==> run a <==
==> flow/design.v (excerpt) <==
module mac_unit(input clk,en,clr,
                input [15:0]a,b,
                output [39:0]c);
Settings: LEC_CHECK=0, ABC_AREA=1, CAP_MARGIN=25, CELL_PAD_IN_SITES_DETAIL_PLACEMENT=0, CELL_PAD_IN_SITES_GLOBAL_PLACEMENT=1, CORE_MARGIN=2, CORE_UTILIZATION=72, CTS_CLUSTER_SIZE=34, GPL_ROUTABILITY_DRIVEN=0, MAX_ROUTING_LAYER=met4, PLACE_DENSITY=0.63, SETUP_SLACK_MARGIN=1.89, SLEW_MARGIN=20; clock period 7.58 ns.
run.sh (not shown) runs the stock make flow with config.mk's settings and CLKGATE_MAP_FILE=.
==> run b: changes against run a <==
CAP_MARGIN = 40   (was 25)
CELL_PAD_IN_SITES_GLOBAL_PLACEMENT = 0   (was 1)
CTS_CLUSTER_DIAMETER = 92   (was default)
PLACE_DENSITY = default   (was 0.63)
PLACE_DENSITY_LB_ADDON = 0.01   (was default)
SETUP_SLACK_MARGIN = -0.46   (was 1.89)
SLEW_MARGIN = 30   (was 20)
==> flow/constraint.sdc (replaced) <==
create_clock -name core_clock -period 11.3 [get_ports {clk}]
set_input_delay 2.2600 -clock core_clock [delete_from_list [all_inputs] [get_ports {clk}]]
set_output_delay 2.2600 -clock core_clock [all_outputs]
set_load 0.01 [all_outputs]
==> changes_impl.md <==
## Flow update

* Worst hold slack at 313 ps
* Worst hold start: m1.m4.mu4.clk_b[1]
* Setup violators final at 20
* Cycle use final at 119%
* Unrepaired setup endpoints after global routing: yes
* Comb gates at 1318
* Failed Checks: setup timing
* Max_cap viols at 0
* Run status: finished with violations
* Most frequent cell after synthesis: inv_1
* CP Depth at 58
* Worst setup margin at -2190 ps
* Synth top area share at 22.6%
(the above is from run b)
==> changes_impl.md <==
## Implementation

* Run status: aborted with a tool error
* Stopping stage: global placement without I/O
* Stop err: [ERROR GPL-0301] Utilization 107.093 % exceeds 100%.
* Mean Syn Cell Area at 7.62 um2
* MUX share of area at 0%
* Synth top area share at 22.6%
* Most frequent cell after synthesis: inv_1
* Ao+oa area frac at 2.39%
* Dominant comb cell: adder cells
* Syn Std Cell Area at 17200 um2
* Post-synth top cells: inv_1 (692), nand2_1 (524), ha_1 (264)
* Chip area in the Yosys report at 17200 um2
* Synth async-reset ratio at 0%
* Dominant cell type by area after synthesis: fa_1
* Yosys cell count at 2257
* Number of enable flip-flop cells at 0
* Basic Gates by Area at 17.2%
* Warnings, synthesis at 5
(the above is from run a)


==> v20: inputs <==
Starting RTL as in the previous note.
clock: 12.3 ns
lec_check: 0
abc_area: 1
cap_margin: 25
cell_pad_in_sites_detail_placement: 0
cell_pad_in_sites_global_placement: 0
core_margin: 2
core_utilization: 72
cts_cluster_diameter: 97
cts_cluster_size: 34
gpl_routability_driven: 0
max_routing_layer: met4
place_density: 0.63
setup_slack_margin: -0.46
slew_margin: 20
==> inputs of v32, as changes to v20 <==
--- a/flow/config.mk
+++ b/flow/config.mk
@@ -6,15 +6,14 @@
 export NUM_CORES = 4
 export LEC_CHECK = 0
 export ABC_AREA = 1
-export CAP_MARGIN = 25
+export CAP_MARGIN = 5
 export CELL_PAD_IN_SITES_DETAIL_PLACEMENT = 0
 export CELL_PAD_IN_SITES_GLOBAL_PLACEMENT = 0
 export CORE_MARGIN = 2
 export CORE_UTILIZATION = 72
-export CTS_CLUSTER_DIAMETER = 97
 export CTS_CLUSTER_SIZE = 34
 export GPL_ROUTABILITY_DRIVEN = 0
 export MAX_ROUTING_LAYER = met4
 export PLACE_DENSITY = 0.63
 export SETUP_SLACK_MARGIN = -0.46
-export SLEW_MARGIN = 20
+export SLEW_MARGIN = 30
==> flow/constraint.sdc (replaced) <==
create_clock -name core_clock -period 11.3 [get_ports {clk}]
set_input_delay 2.2600 -clock core_clock [delete_from_list [all_inputs] [get_ports {clk}]]
set_output_delay 2.2600 -clock core_clock [all_outputs]
set_load 0.01 [all_outputs]
==> inputs of v37, as changes to v20 <==
--- a/flow/config.mk
+++ b/flow/config.mk
@@ -8,10 +8,9 @@
 export ABC_AREA = 1
 export CAP_MARGIN = 25
 export CELL_PAD_IN_SITES_DETAIL_PLACEMENT = 0
-export CELL_PAD_IN_SITES_GLOBAL_PLACEMENT = 0
-export CORE_MARGIN = 2
-export CORE_UTILIZATION = 72
-export CTS_CLUSTER_DIAMETER = 97
+export CELL_PAD_IN_SITES_GLOBAL_PLACEMENT = 1
+export CORE_MARGIN = 4
+export CORE_UTILIZATION = 70
 export CTS_CLUSTER_SIZE = 34
 export GPL_ROUTABILITY_DRIVEN = 0
 export MAX_ROUTING_LAYER = met4
==> flow/constraint.sdc (replaced) <==
create_clock -name core_clock -period 7.58 [get_ports {clk}]
set_input_delay 1.5160 -clock core_clock [delete_from_list [all_inputs] [get_ports {clk}]]
set_output_delay 1.5160 -clock core_clock [all_outputs]
set_load 0.01 [all_outputs]
==> inputs of v15, as changes to v20 <==
==> flow/config.mk (replaced) <==
export PLATFORM = sky130hd
export DESIGN_NAME = mac_unit
export DESIGN_NICKNAME = mac_unit
export VERILOG_FILES = /design/flow/design.v
export SDC_FILE = /design/flow/constraint.sdc
export NUM_CORES = 4
export LEC_CHECK = 0
export ABC_AREA = 0
export CAP_MARGIN = 25
export CELL_PAD_IN_SITES_DETAIL_PLACEMENT = 0
export CELL_PAD_IN_SITES_GLOBAL_PLACEMENT = 1
export CORE_MARGIN = 8
export CORE_UTILIZATION = 40
export CTS_CLUSTER_DIAMETER = 254
export CTS_CLUSTER_SIZE = 34
export GPL_ROUTABILITY_DRIVEN = 0
export GPL_TIMING_DRIVEN = 0
export MAX_ROUTING_LAYER = met4
export PLACE_DENSITY = 0.63
export SETUP_SLACK_MARGIN = -0.46
export SLEW_MARGIN = 20
export TNS_END_PERCENT = 5
==> flow/constraint.sdc (replaced) <==
create_clock -name core_clock -period 7.58 [get_ports {clk}]
set_input_delay 1.5160 -clock core_clock [delete_from_list [all_inputs] [get_ports {clk}]]
set_output_delay 1.5160 -clock core_clock [all_outputs]
set_load 0.01 [all_outputs]
==> summary.txt <==
Quick summary of the implementation run below.

The stat command in Yosys gives a chip area of 0.01721 mm^2. Per the synthesis report, the XOR/XNOR share of the synthesized area is 0.02291. The terminating stage of the flow is 3_1_place_gp_skip_io. The first error in the log reads "[ERROR GPL-0301] Utilization 103.344 % exceeds 100%".

The flow did not finish.
-- figures above: v37

==> summary.txt <==
Here are the numbers from the latest Yosys + OpenROAD run.

The run finished, with violations left. The layout checks failed on negative setup slack. From the final report, the count of setup violators was given as 19. The post-route worst setup slack came out at -2.016 ns.
-- figures above: v32

==> summary.txt <==
Here are the numbers from the latest Yosys + OpenROAD run.

The final report lists the setup-violating endpoint count as 15. The run finished, with violations left. The area fraction in xor and xnor cells is 0.02291.

In this run the layout check failures are negative setup slack. According to the Yosys statistics, the synthesized design has a chip area of 0.01721 mm^2. The post-route worst setup slack is -1.089 ns.
-- figures above: v20

==> summary.txt <==
Here are the numbers from the latest Yosys + OpenROAD run.

The run finished, with violations left. The layout checks failed on negative setup slack. From the final report, the count of setup violators was given as 30. The post-route worst setup slack is -5.968 ns.

The area fraction in xor and xnor cells is 0.03370.
-- figures above: v15

